==> flow/design.v (excerpt) <==
module main(clk, rst, mem_rdata, mem_addr, mem_wdata, mem_we);
	input clk, rst;
	input [15:0] mem_rdata;       
	output [7:0] mem_addr;
	output [7:0] mem_wdata;
	output mem_we;
	wire PCWrite, IRWrite, S, AdrSrc, MemWrite, RegSrc1, ExtenderShift, RegWrite;
	wire [1:0] RegSrc0, ALUSrcA, ALUSrcB, ResultSrc, ImmSrc;
	wire [3:0] ALUControl;
	wire [3:0] FLAGS;
	wire [15:0] Instr;
	wire [2:0] IMM_VAL_7;
	wire [7:0] IMM_VAL_1;
	assign ImmSrc = Instr[15:14];
	assign IMM_VAL_7 = 7;
	assign IMM_VAL_1 = 1;
	assign mem_we = MemWrite;
	controller CTRL(
		.clk(clk),
		.rst(rst),
		.FLAGS(FLAGS),
		.Instr(Instr),
		.PCWrite(PCWrite),
		.IRWrite(IRWrite),
		.S(S),
		.AdrSrc(AdrSrc),
		.MemWrite(MemWrite),
		.RegSrc1(RegSrc1),
		.ExtenderShift(ExtenderShift),
		.RegWrite(RegWrite),
		.RegSrc0(RegSrc0),
		.ALUSrcA(ALUSrcA),
		.ALUSrcB(ALUSrcB),
		.ResultSrc(ResultSrc),
		.ALUControl(ALUControl)
	);
	datapath DUT(
		AdrSrc,
		PCWrite,
		MemWrite,
		IRWrite,
		RegSrc1,
		ExtenderShift,
		RegWrite,
		clk,
		rst,
		S,
		ALUControl,
		ALUSrcA,
		ALUSrcB,
		IMM_VAL_1,
		IMM_VAL_7,
		ImmSrc,
		RegSrc0,
		ResultSrc,
		mem_rdata,
		FLAGS,
		Instr,
		mem_addr,
		mem_wdata
	);
endmodule
clock: 6.1 ns
lec_check: 0
cap_margin: 0
cell_pad_in_sites_global_placement: 0
core_margin: 2
core_utilization: 72
cts_cluster_diameter: 96
max_routing_layer: met5
setup_slack_margin: -0.37
slew_margin: 20
tns_end_percent: 85
run.sh (not shown) runs the stock make flow with config.mk's settings and CLKGATE_MAP_FILE=.
The starting point completed, yet does not pass: negative setup slack.
Change:
- CORE_MARGIN: 2 -> 7
- CORE_UTILIZATION: 72 -> 71
- CTS_CLUSTER_DIAMETER: 96 -> 54
- CTS_CLUSTER_SIZE: default -> 38
- PLACE_DENSITY: default -> 0.68
- SETUP_SLACK_MARGIN: -0.37 -> 0.82
- clock period: 6.1 -> 4.69 ns (I/O delays scaled with it)
Outcome: The changed run never finished: it broke off in global routing. Die area rose by 19%. Area after synthesis is unchanged. Synthesized cell count does not change.
Change:
- CAP_MARGIN: 0 -> 20
- CELL_PAD_IN_SITES_GLOBAL_PLACEMENT: 0 -> default
- CORE_MARGIN: 7 -> 2
- CORE_UTILIZATION: 71 -> 58
- CTS_CLUSTER_DIAMETER: 54 -> default
- CTS_CLUSTER_SIZE: 38 -> default
- MAX_ROUTING_LAYER: met5 -> default
- PLACE_DENSITY: 0.68 -> default
- SETUP_SLACK_MARGIN: 0.82 -> default
- TNS_END_PERCENT: 85 -> default
- clock period: 4.69 -> 2.89 ns (I/O delays scaled with it)
After rerunning:
- With this change the flow reached the layout checks and failed them: negative setup slack
- synthesized area is unchanged
- die area goes up by about 3.5%
- synthesized cell count stays the same

---

## job 101
Starting RTL as in the previous note.
clock: 4.75 ns
lec_check: 0
cap_margin: 20
core_margin: 2
core_utilization: 68
setup_slack_margin: -0.31
slew_margin: 20
Job 101: all stages done; final checks FAILED (setup timing).
For job 102, these inputs were changed with respect to job 101:
Settings: swapping -0.31 for 0.9 in SETUP_SLACK_MARGIN; swapping 68 for 56 in CORE_UTILIZATION; swapping 4.75 for 3.28 in the clock period (ns, I/O delays scaled along).
Findings:
As far as number of cells in the yosys synthesis report goes, job 102 and job 101 are indistinguishable; the numbers are identical.
Status: count of multi-input gates parity (job 102, job 101)
Diff job 101 -> job 102 | sequential share of layout area | decrease of 3.3 points
Job 102 -> stages 100% | layout checks FAIL | setup timing
Share of the clock period used by the worst path, job 101 and job 102: larger value in job 102
Total routing usage reported by global routing: job 101 and job 102 compared, lower one is job 102
Between job 102 and job 101, it is job 102 whose final cell count is higher, by 196.
Sort job 101 and job 102 by cell area asc -> top: job 101
Flip-flop count: job 102 vs job 101 identical
Summary of the comparison: number of cells traversed by the worst register-to-register path is higher in job 102, relative to job 101.
Non-clock buffer count in the final layout: higher on job 102

---

== run A ==
Starting RTL as in the previous note.
Settings: LEC_CHECK=0, CAP_MARGIN=0, CELL_PAD_IN_SITES_DETAIL_PLACEMENT=1, CELL_PAD_IN_SITES_GLOBAL_PLACEMENT=1, CORE_ASPECT_RATIO=1.72, CORE_MARGIN=7, CORE_UTILIZATION=41, CTS_CLUSTER_SIZE=82, GPL_ROUTABILITY_DRIVEN=0, MAX_ROUTING_LAYER=met4, PLACE_DENSITY_LB_ADDON=0.3, SETUP_SLACK_MARGIN=0.55, SLEW_MARGIN=40, TNS_END_PERCENT=45; clock period 6.74 ns.
[inputs] run B vs run A
- CORE_ASPECT_RATIO removed (was 1.72)
- TNS_END_PERCENT changed from 45 to 85
- CELL_PAD_IN_SITES_DETAIL_PLACEMENT removed (was 1)
- SETUP_SLACK_MARGIN changed from 0.55 to -0.61
- PLACE_DENSITY_LB_ADDON removed (was 0.3)
- GPL_ROUTABILITY_DRIVEN removed (was 0)
==> results <==
- Routed wire length, run B vs run A: down by a few percent
- Clock skew deteriorates in run B relative to run A.
- Standard-cell row count, run B vs run A: down by more than 10%
- In the reports for run A and run B, the smaller switching power of the nets belongs to run A.
- Diff run A -> run B | signed area change from the synthesized netlist to the final layout | decrease of 1.8 points
- Sort run A and run B by register area, ascending, and run B comes first.
- Worst hold slack across all endpoints: run B vs run A down 0.0090 ns
- Finished layout cell area is lower on run B
What run C does differently from run B at the input level:
- CORE_UTILIZATION changed from 41 to 47
- PLACE_DENSITY_LB_ADDON newly set to 0.3
- SETUP_SLACK_MARGIN changed from -0.61 to 0.56
- CELL_PAD_IN_SITES_DETAIL_PLACEMENT newly set to 1
- TNS_END_PERCENT changed from 85 to 45
- CORE_ASPECT_RATIO newly set to 1.72
- CTS_CLUSTER_DIAMETER newly set to 197
- GPL_ROUTABILITY_DRIVEN newly set to 0
Synthesized instance count across run C and run B: no real change. As far as area after synthesis goes, run C and run B are indistinguishable; the numbers are identical. Relative to run B, global-route wire length before repair has gone up in run C.
Relative to run C, the following input files were edited for run D:
- a deleted CTS_CLUSTER_SIZE that had been 82
- a deleted SETUP_SLACK_MARGIN that had been 0.56
- a deleted CELL_PAD_IN_SITES_GLOBAL_PLACEMENT that had been 1
- a change of CORE_MARGIN from 7 to 2
- a deleted MAX_ROUTING_LAYER that had been met4
- an added ABC_AREA of 1
- a deleted CELL_PAD_IN_SITES_DETAIL_PLACEMENT that had been 1
- a deleted GPL_ROUTABILITY_DRIVEN that had been 0
- a deleted CORE_ASPECT_RATIO that had been 1.72
- a change of CAP_MARGIN from 0 to 20
- a change of CORE_UTILIZATION from 47 to 72
- a change of SLEW_MARGIN from 40 to 20
- a deleted CTS_CLUSTER_DIAMETER that had been 197
- a deleted PLACE_DENSITY_LB_ADDON that had been 0.3
- a deleted TNS_END_PERCENT that had been 45
- a change of the clock period (ns, I/O delays scaled along) from 6.74 to 8.07
[summary]
Run D ran to completion and came out clean on the timing, design-rule and antenna checks. In run D relative to run C, net count entering floorplan had gone up by more than 10%. The final reports for run D and run C show initial antenna violation count higher in the former. Run D ends up with higher worst setup slack than run C does. Run C → run D: synthesized-area fraction occupied by ao, oa, aoi and oai cells fell 10 points; power went down about 15%; number of buffer and inverter instances along the worst setup path lost 1. Looking at highest routed metal layer, the met4 result is from run C; the met5 one comes from run D. Sort run C and run D by count of multi-input combinational gates, ascending, and run C comes first. Cmp run D vs run C: clock power share lower in run D. Run D vs run C — logic gate share of total power rose 3.0 points. Run D reports a higher flop-to-flop setup slack than run C does. Run D vs run C, cell type of the slowest stage on the worst timing path: o21ai_1 vs clkdlybuf4s50_1.

---

Starting RTL as in the previous note.
clock: 5.29 ns
lec_check: 0
cap_margin: 0
cell_pad_in_sites_global_placement: 0
core_margin: 2
core_utilization: 72
cts_cluster_diameter: 96
hold_slack_margin: -0.09
max_routing_layer: met5
setup_slack_margin: -0.37
slew_margin: 20
tns_end_percent: 85
The baseline finished but fails on negative setup slack.
==> next run, changes <==
CAP_MARGIN = 20   (was 0)
CELL_PAD_IN_SITES_GLOBAL_PLACEMENT = default   (was 0)
CORE_UTILIZATION = 33   (was 72)
CTS_CLUSTER_DIAMETER = default   (was 96)
HOLD_SLACK_MARGIN = default   (was -0.09)
MAX_ROUTING_LAYER = default   (was met5)
SETUP_SLACK_MARGIN = default   (was -0.37)
TNS_END_PERCENT = default   (was 85)
clock period = 8.07 ns   (was 5.29 ns; I/O delays follow)
The new run completed with no timing, DRC or antenna violations.
Combinational power shrinks by 47%.
Total power shrinks by 42%.
Clock power shrinks by 45%.
Register-to-register slack is better by 2.2 ns.
Non-clock buffer count shrinks by 92.
Cell area shrinks by 5.4%.
Hold slack is worse by 0.053 ns.
Die area grows by 110%.
Routed wire length shrinks by 14%.
Utilization shrinks by 50 points.
==> next run, changes <==
ABC_AREA = 1   (was default)
CORE_UTILIZATION = 72   (was 33)
CTS_CLUSTER_SIZE = 100   (was default)
clock period = 4.93 ns   (was 8.07 ns; I/O delays follow)
Effect:
- With this change the flow completed, yet does not pass: negative setup slack
- routed wire length rises by 3.3%
- global-route usage came out higher by 24 points
- clock-buffer cell count is unchanged
- total power rises by 84%
- critical path depth increases by 7
- hold slack is worse by 0.029 ns
- setup slack gets worse by 0.41 ns
- design area went up by 4.5%
- first-iteration DRC count goes up by 59%

---

Starting RTL as in the previous note.
==> flow/config.mk <==
export PLATFORM = sky130hd
export DESIGN_NAME = main
export DESIGN_NICKNAME = main
export VERILOG_FILES = /design/flow/design.v
export SDC_FILE = /design/flow/constraint.sdc
export NUM_CORES = 4
export LEC_CHECK = 0
export ABC_AREA = 0
export CAP_MARGIN = 20
export CORE_MARGIN = 2
export CORE_UTILIZATION = 68
export CTS_CLUSTER_DIAMETER = 204
export CTS_CLUSTER_SIZE = 39
export SETUP_SLACK_MARGIN = 1.33
export SLEW_MARGIN = 20
==> flow/constraint.sdc <==
create_clock -name core_clock -period 4.75 [get_ports {clk}]
set_input_delay 0.9500 -clock core_clock [delete_from_list [all_inputs] [get_ports {clk}]]
set_output_delay 0.9500 -clock core_clock [all_outputs]
set_load 0.01 [all_outputs]
The first run stopped in global routing (5_1_grt) (GRT-0232).
Edit:
Settings changed: ABC_AREA 0 to 1, CORE_UTILIZATION 68 to 62, CTS_CLUSTER_DIAMETER 204 to default, CTS_CLUSTER_SIZE 39 to default, SETUP_SLACK_MARGIN 1.33 to default.
Clock period 4.75 ns to 3.92 ns, I/O delays scaled along.
After rerunning: The new run reached the layout checks and failed them: setup timing. Die size rose by 8.0%. Synthesized area went down by 1.3%. Synthesized cell count rose by 25%.
Edit:
Settings changed: ABC_AREA 1 to default, CORE_UTILIZATION 62 to 40.
Clock period 3.92 ns to 5.5 ns, I/O delays scaled along.
After rerunning: With this change the flow completed without violations. Design area decreases by about 6%. Utilization drops by 35 points. Worst setup slack improves by 1.0 ns. Wire length shrinks by about 14%. Die size is higher by 55%. Final cell count shrinks by about 15%. Sequential share of layout area increases by 1.3 points. Via count decreases by about 20%. Power shrinks by 35%. Critical path depth went down by 14. Worst hold slack gains 0.037 ns.
No activity file was given, so power comes from the tool's default toggle rates.
